Design unified_computing_system, start of the top module:
module unified_computing_system (
    input      [15:0] d_a,           
    input      [15:0] d_b,           
    input      [1:0]  op_code,       
    input             clk,
    input             rstn,
    input             en_a,           
    input             en_b,           
    input             en_result,      
    input             cin,            
    input             bin,            
    output reg [31:0] result,         
    output reg [15:0] remainder,      
    output reg        cout,           
    output reg        bout,           
    output reg        overflow_flag,  
    output reg        error_flag      
);
Settings: LEC_CHECK=0, CAP_MARGIN=20, CELL_PAD_IN_SITES_GLOBAL_PLACEMENT=2, CORE_MARGIN=2, CORE_UTILIZATION=25, GPL_ROUTABILITY_DRIVEN=0, PLACE_DENSITY=0.81, SLEW_MARGIN=20; clock period 45.5 ns.
run.sh (not shown) runs the stock make flow with config.mk's settings and CLKGATE_MAP_FILE=.
The first run went through all stages and came out clean.
Edit:
CELL_PAD_IN_SITES_GLOBAL_PLACEMENT = default   (was 2)
CORE_UTILIZATION = 65   (was 25)
GPL_ROUTABILITY_DRIVEN = default   (was 0)
PLACE_DENSITY = default   (was 0.81)
clock period = 21.2 ns   (was 45.5 ns; I/O delays follow)
After rerunning:
- With this change the flow finished but fails on setup timing
- setup slack is worse by 19 ns
- count of clock-buffer cells in the layout grows by 1
- design area came out higher by about 21%
Edit:
CORE_UTILIZATION = 59   (was 65)
CTS_CLUSTER_DIAMETER = 370   (was default)
CTS_CLUSTER_SIZE = 94   (was default)
clock period = 12.7 ns   (was 21.2 ns; I/O delays follow)
Outcome: The new run produced a layout that fails on setup timing; final cell count rose by 1.9%; critical path depth came out lower by 3; hold slack got worse by 0.016 ns; area after synthesis stays the same; maximum frequency rises by 4.0%; synthesized cell count is unchanged; die area rose by 9.9%.
Edit:
CORE_UTILIZATION = 40   (was 59)
CTS_CLUSTER_DIAMETER = default   (was 370)
CTS_CLUSTER_SIZE = default   (was 94)
clock period = 26.0 ns   (was 12.7 ns; I/O delays follow)
Effect: The changed run went through all stages and came out clean. Worst hold slack is worse by 0.026 ns. Die size increases by about 46%.
Edit:
CORE_UTILIZATION = 68   (was 40)
PLACE_DENSITY_LB_ADDON = 0.07   (was default)
TNS_END_PERCENT = 5   (was default)
After rerunning: Now the flow completed and failed the layout checks on setup timing. Via count grows by a few percent. Utilization grows by 32 points. Non-clock buffer count shrinks by 50. Clock-buffer cell count shrinks by 1. Final area shrinks by a few percent. Die area shrinks by well over a third. Sequential share of layout area grows by 0.26 points.

* * *

Starting RTL as in the previous note.
==> flow/design.v (excerpt) <==
module unified_computing_system (
    input      [15:0] d_a,           
    input      [15:0] d_b,           
    input      [1:0]  op_code,       
    input             clk,
    input             rstn,
    input             en_a,           
    input             en_b,           
    input             en_result,      
    input             cin,            
    input             bin,            
    output reg [31:0] result,         
    output reg [15:0] remainder,      
    output reg        cout,           
    output reg        bout,           
    output reg        overflow_flag,  
    output reg        error_flag      
);
    wire [15:0] q_a;            
    wire [15:0] q_b;            
    wire [15:0] sum_result;
    wire        sum_cout;
    wire [15:0] diff_result;
    wire        diff_bout;
    wire [31:0] product_result;
    wire [15:0] quotient_result;
    wire [15:0] remainder_result;
    reg [31:0] temp_result;
    reg [15:0] temp_remainder;
    reg        temp_cout;
    reg        temp_bout;
    reg        temp_overflow;
    reg        temp_error;
    dff_16bit register_a_inst (
        .d   (d_a),
        .clk (clk),
        .rstn(rstn),
        .en  (en_a),
        .q   (q_a)
    );
    dff_16bit register_b_inst (
        .d   (d_b),
        .clk (clk),
        .rstn(rstn),
        .en  (en_b),
        .q   (q_b)
    );
    adder_16bits adder_inst (
        .a   (q_a),
        .b   (q_b),
        .cin (cin),
        .sum (sum_result),
        .cout(sum_cout)
    );
    subtractor_16bits subtractor_inst (
        .a    (q_a),
        .b    (q_b),
        .bin  (bin),
        .diff (diff_result),
        .bout (diff_bout)
    );
    multiplier_16bits multiplier_inst (
        .a      (q_a),
        .b      (q_b),
        .product(product_result)
    );
    divider_16bits divider_inst (
        .dividend (q_a),
        .divisor  (q_b),
        .quotient (quotient_result),
        .remainder(remainder_result)
    );
    always @(*) begin
        temp_result = 32'b0;
        temp_remainder = 16'b0;
  ...
export LEC_CHECK = 0
export CAP_MARGIN = 20
export CELL_PAD_IN_SITES_GLOBAL_PLACEMENT = 0
export CORE_MARGIN = 2
export CORE_UTILIZATION = 68
export GPL_ROUTABILITY_DRIVEN = 0
export PLACE_DENSITY_LB_ADDON = 0.2
export SLEW_MARGIN = 20
export TNS_END_PERCENT = 5
create_clock -name core_clock -period 25.2 [get_ports {clk}]
The starting point finished with setup timing left.
Then changed:
CORE_UTILIZATION = 70   (was 68)
PLACE_DENSITY = 0.65   (was default)
PLACE_DENSITY_LB_ADDON = default   (was 0.2)
SETUP_SLACK_MARGIN = -0.32   (was default)
TNS_END_PERCENT = default   (was 5)
clock period = 22.8 ns   (was 25.2 ns; I/O delays follow)
Result: The changed run failed in global routing (5_1_grt); synthesized cell count does not change; die area drops by a few percent; synthesized area does not change.
Then changed:
CORE_UTILIZATION = 72   (was 70)
CTS_CLUSTER_SIZE = 81   (was default)
PLACE_DENSITY = default   (was 0.65)
PLACE_DENSITY_LB_ADDON = 0.01   (was default)
SETUP_SLACK_MARGIN = default   (was -0.32)
TNS_END_PERCENT = 5   (was default)
clock period = 25.2 ns   (was 22.8 ns; I/O delays follow)
Now the flow completed, yet does not pass: capacitance limit, slew limit, setup timing.
Die area decreases by 2.7%.
Area after synthesis does not change.
Synthesized cell count does not change.
Then changed:
CELL_PAD_IN_SITES_GLOBAL_PLACEMENT = 1   (was 0)
CORE_UTILIZATION = 58   (was 72)
CTS_CLUSTER_SIZE = default   (was 81)
PLACE_DENSITY_LB_ADDON = 0.2   (was 0.01)
TNS_END_PERCENT = default   (was 5)
What happened: The new run produced a layout that fails on setup timing; design area went up by 1.1%; flip-flop count does not change; worst setup slack is better by 3.3 ns; non-clock buffer count went up by 25; synthesized cell count does not change; final cell count went up by 2.7%; core utilization went down by 17 points; fmax went up by 13%.
